==> inputs of v29 <==
==> flow/design.v <==
module day07p1_top ( 
    input logic clk_i,
    input logic rst_ni,
    input logic valid_i,
    input logic field_i,
    input logic eol_i,
    output logic [15:0] result_o,
    output logic ready_o
);
typedef enum logic [2:0] { 
    Start,
    InitialTachyon,
    ProcessTachyon,
    IdleSplitter,
    ProcessSplitter
} state_t;
state_t state_q, state_d;
logic eol_q, eol_d;
logic field_q, field_d;
logic [15:0] beam_splits_q, beam_splits_d;
logic [7:0] board_width_q, board_width_d;
logic [7:0] index_q, index_d;
logic [149:0] current_state_q, current_state_d;
logic [149:0] next_state_q, next_state_d;
always_comb begin
    state_d = state_q;
    eol_d = eol_q;
    field_d = field_q;
    beam_splits_d = beam_splits_q;
    board_width_d = board_width_q;
    index_d = index_q;
    current_state_d = current_state_q;
    next_state_d = next_state_q;
    case(state_q)
        Start: begin
            state_d = InitialTachyon;
        end
        InitialTachyon, IdleSplitter: begin
            if (valid_i == 1'b1) begin
                state_d = (state_q == InitialTachyon ? ProcessTachyon : ProcessSplitter);
                field_d = eol_i == 1'b0 ? field_i : 1'b0;
                eol_d = eol_i;
            end
        end
        ProcessTachyon: begin
            if(field_q == 1'b1) begin
                current_state_d = current_state_q + (150'b1 << board_width_q);
            end
            if(eol_q == 1'b1) begin
                state_d = IdleSplitter;
            end else begin
                state_d = InitialTachyon;
                board_width_d = board_width_q + 1;
            end
        end
        ProcessSplitter: begin
            if (eol_q == 1'b1) begin
                index_d = 8'b0;
                current_state_d = next_state_q;
                next_state_d = 150'b0;
            end else begin
                if((((current_state_q & (150'b1 << index_q) ) >> index_q ) & ({149'b0, field_q})) == 150'b1) begin
                    if(index_q == 8'b0) begin
                        next_state_d = next_state_q | 150'b10;
                    end else if(index_q == (board_width_q - 1)) begin
                        next_state_d = next_state_q | 150'b10;
                    end else begin
                        next_state_d = next_state_q | (150'b101 << (index_q - 1));
                    end
                    beam_splits_d = beam_splits_q + 1;
                end else if(((current_state_q & (150'b1 << index_q)) >> index_q) == 150'b1) begin
                    next_state_d = next_state_q | (150'b1 << index_q);
                end
                index_d = index_q + 8'b1;
            end
            state_d = IdleSplitter;
        end
        default: begin
            state_d = Start;
            field_d = 1'b0;
            eol_d = 1'b0;
            beam_splits_d = 16'b0;
            board_width_d = 8'b0;
            index_d = 8'b0;
            current_state_d = 150'b0;
            next_state_d = 150'b0;
        end
    endcase
end
always_ff @( posedge clk_i, negedge rst_ni ) begin
    if(rst_ni == 1'b0) begin
        state_q <= Start;
        field_q <= 1'b0;
        eol_q <= 1'b0;
        beam_splits_q <= 16'b0;
        board_width_q <= 8'b0;
        index_q <= 8'b0;
        current_state_q <= 150'b0;
        next_state_q <= 150'b0;
    end else begin
        state_q <= state_d;
        field_q <= field_d;
        eol_q <= eol_d;
        beam_splits_q <= beam_splits_d;
        board_width_q <= board_width_d;
        index_q <= index_d;
        current_state_q <= current_state_d;
        next_state_q <= next_state_d;
    end
end
assign result_o = beam_splits_q;
assign ready_o = (state_q == InitialTachyon || state_q == IdleSplitter);
endmodule
==> flow/run.sh <==
#!/bin/bash
# the make line also repeats each setting of config.mk as NAME=value (left out here)
make -C /OpenROAD-flow-scripts/flow DESIGN_CONFIG=/design/flow/config.mk WORK_HOME=/design/flow/orfs CLKGATE_MAP_FILE= finish
==> flow/config.mk <==
export PLATFORM = sky130hd
export DESIGN_NAME = day07p1_top
export DESIGN_NICKNAME = day07p1_top
export VERILOG_FILES = /design/flow/design.v
export SDC_FILE = /design/flow/constraint.sdc
export NUM_CORES = 4
export LEC_CHECK = 0
export CAP_MARGIN = 20
export CORE_MARGIN = 2
export CORE_UTILIZATION = 40
export CTS_CLUSTER_DIAMETER = 52
export CTS_CLUSTER_SIZE = 17
export SLEW_MARGIN = 20
export TNS_END_PERCENT = 40
==> flow/constraint.sdc <==
create_clock -name core_clock -period 6.0 [get_ports {clk_i}]
set_input_delay 1.2000 -clock core_clock [delete_from_list [all_inputs] [get_ports {clk_i}]]
set_output_delay 1.2000 -clock core_clock [all_outputs]
set_load 0.01 [all_outputs]
==> v24: changes against v29 <==
--- a/flow/config.mk
+++ b/flow/config.mk
@@ -8,7 +8,6 @@
 export CAP_MARGIN = 20
 export CORE_MARGIN = 2
-export CORE_UTILIZATION = 40
-export CTS_CLUSTER_DIAMETER = 52
-export CTS_CLUSTER_SIZE = 17
+export CORE_UTILIZATION = 62
+export CTS_CLUSTER_SIZE = 98
+export SETUP_SLACK_MARGIN = 0.88
 export SLEW_MARGIN = 20
-export TNS_END_PERCENT = 40
==> flow/constraint.sdc (replaced) <==
create_clock -name core_clock -period 3.1 [get_ports {clk_i}]
set_input_delay 0.6200 -clock core_clock [delete_from_list [all_inputs] [get_ports {clk_i}]]
set_output_delay 0.6200 -clock core_clock [all_outputs]
set_load 0.01 [all_outputs]
==> v35: changes against v29 <==
==> flow/config.mk (replaced) <==
export PLATFORM = sky130hd
export DESIGN_NAME = day07p1_top
export DESIGN_NICKNAME = day07p1_top
export VERILOG_FILES = /design/flow/design.v
export SDC_FILE = /design/flow/constraint.sdc
export NUM_CORES = 4
export LEC_CHECK = 0
export ABC_AREA = 1
export CAP_MARGIN = 20
export CORE_MARGIN = 2
export CORE_UTILIZATION = 70
export CTS_CLUSTER_DIAMETER = 253
export CTS_CLUSTER_SIZE = 14
export SLEW_MARGIN = 20
==> flow/constraint.sdc (replaced) <==
create_clock -name core_clock -period 3.99 [get_ports {clk_i}]
set_input_delay 0.7980 -clock core_clock [delete_from_list [all_inputs] [get_ports {clk_i}]]
set_output_delay 0.7980 -clock core_clock [all_outputs]
set_load 0.01 [all_outputs]
==> summary of the runs <==
Of v29 and v35, v35 has the higher synthesized cell count (gap about 40%, measured against v35). Die size, lowest first: v24, v35, v29. Of v35 and v24, v35 has the higher synthesized area (gap about 30%, measured against v24). v35 died in 5_1_grt with GRT-0116. v29 ran to the end with no violations. v24 failed in 4_1_cts on DPL-0038.
==> figures <==
item	v24	v29	v35
Outcome	did not finish	complete, no violations	did not finish
Last stage reached	4_1_cts	-	5_1_grt
Y dimension of the die	233 µm	289 µm	251 µm
FP Util	63.0%	40.4%	70.9%
Most used standard cell by instance count after synthesis	nor2_1	nor2_1	nand2_1
Area share, top type	26.0%	26.0%	19.8%
Post-Syn Nets	4,612	4,612	7,776
Proportion of synthesized chip area in sequential cells	26.1%	26.1%	19.8%
Cell area after placement	46,100 µm²	35,300 µm²	51,500 µm²
Mean instance size in the synthesized netlist	7.32 µm²	7.32 µm²	5.63 µm²
Chip Width	233 µm	289 µm	251 µm
Share of synthesized cell area in and-or and or-and compound cells	31.1%	31.1%	20.6%
Buffer levels on the longest clock path	-	3	3
Total of cells resized after clock tree synthesis	-	1	322
Chip Area, Yosys	32,500 µm²	32,500 µm²	42,800 µm²
Cells in synth_stat.txt	4,442	4,442	7,606
Post-synthesis cell type count	113	113	58
Post-synthesis simple-gate area fraction	25.2%	25.2%	43.8%
Placement-stage worst setup slack	-1.87 ns	-0.0233 ns	-0.611 ns
Number of clock buffers inserted by TritonCTS	-	68	28
Area of the mapped netlist	32,500 µm²	32,500 µm²	42,800 µm²
Post-synthesis share of cell area spent on xor and xnor gates	4.93%	4.93%	0.465%
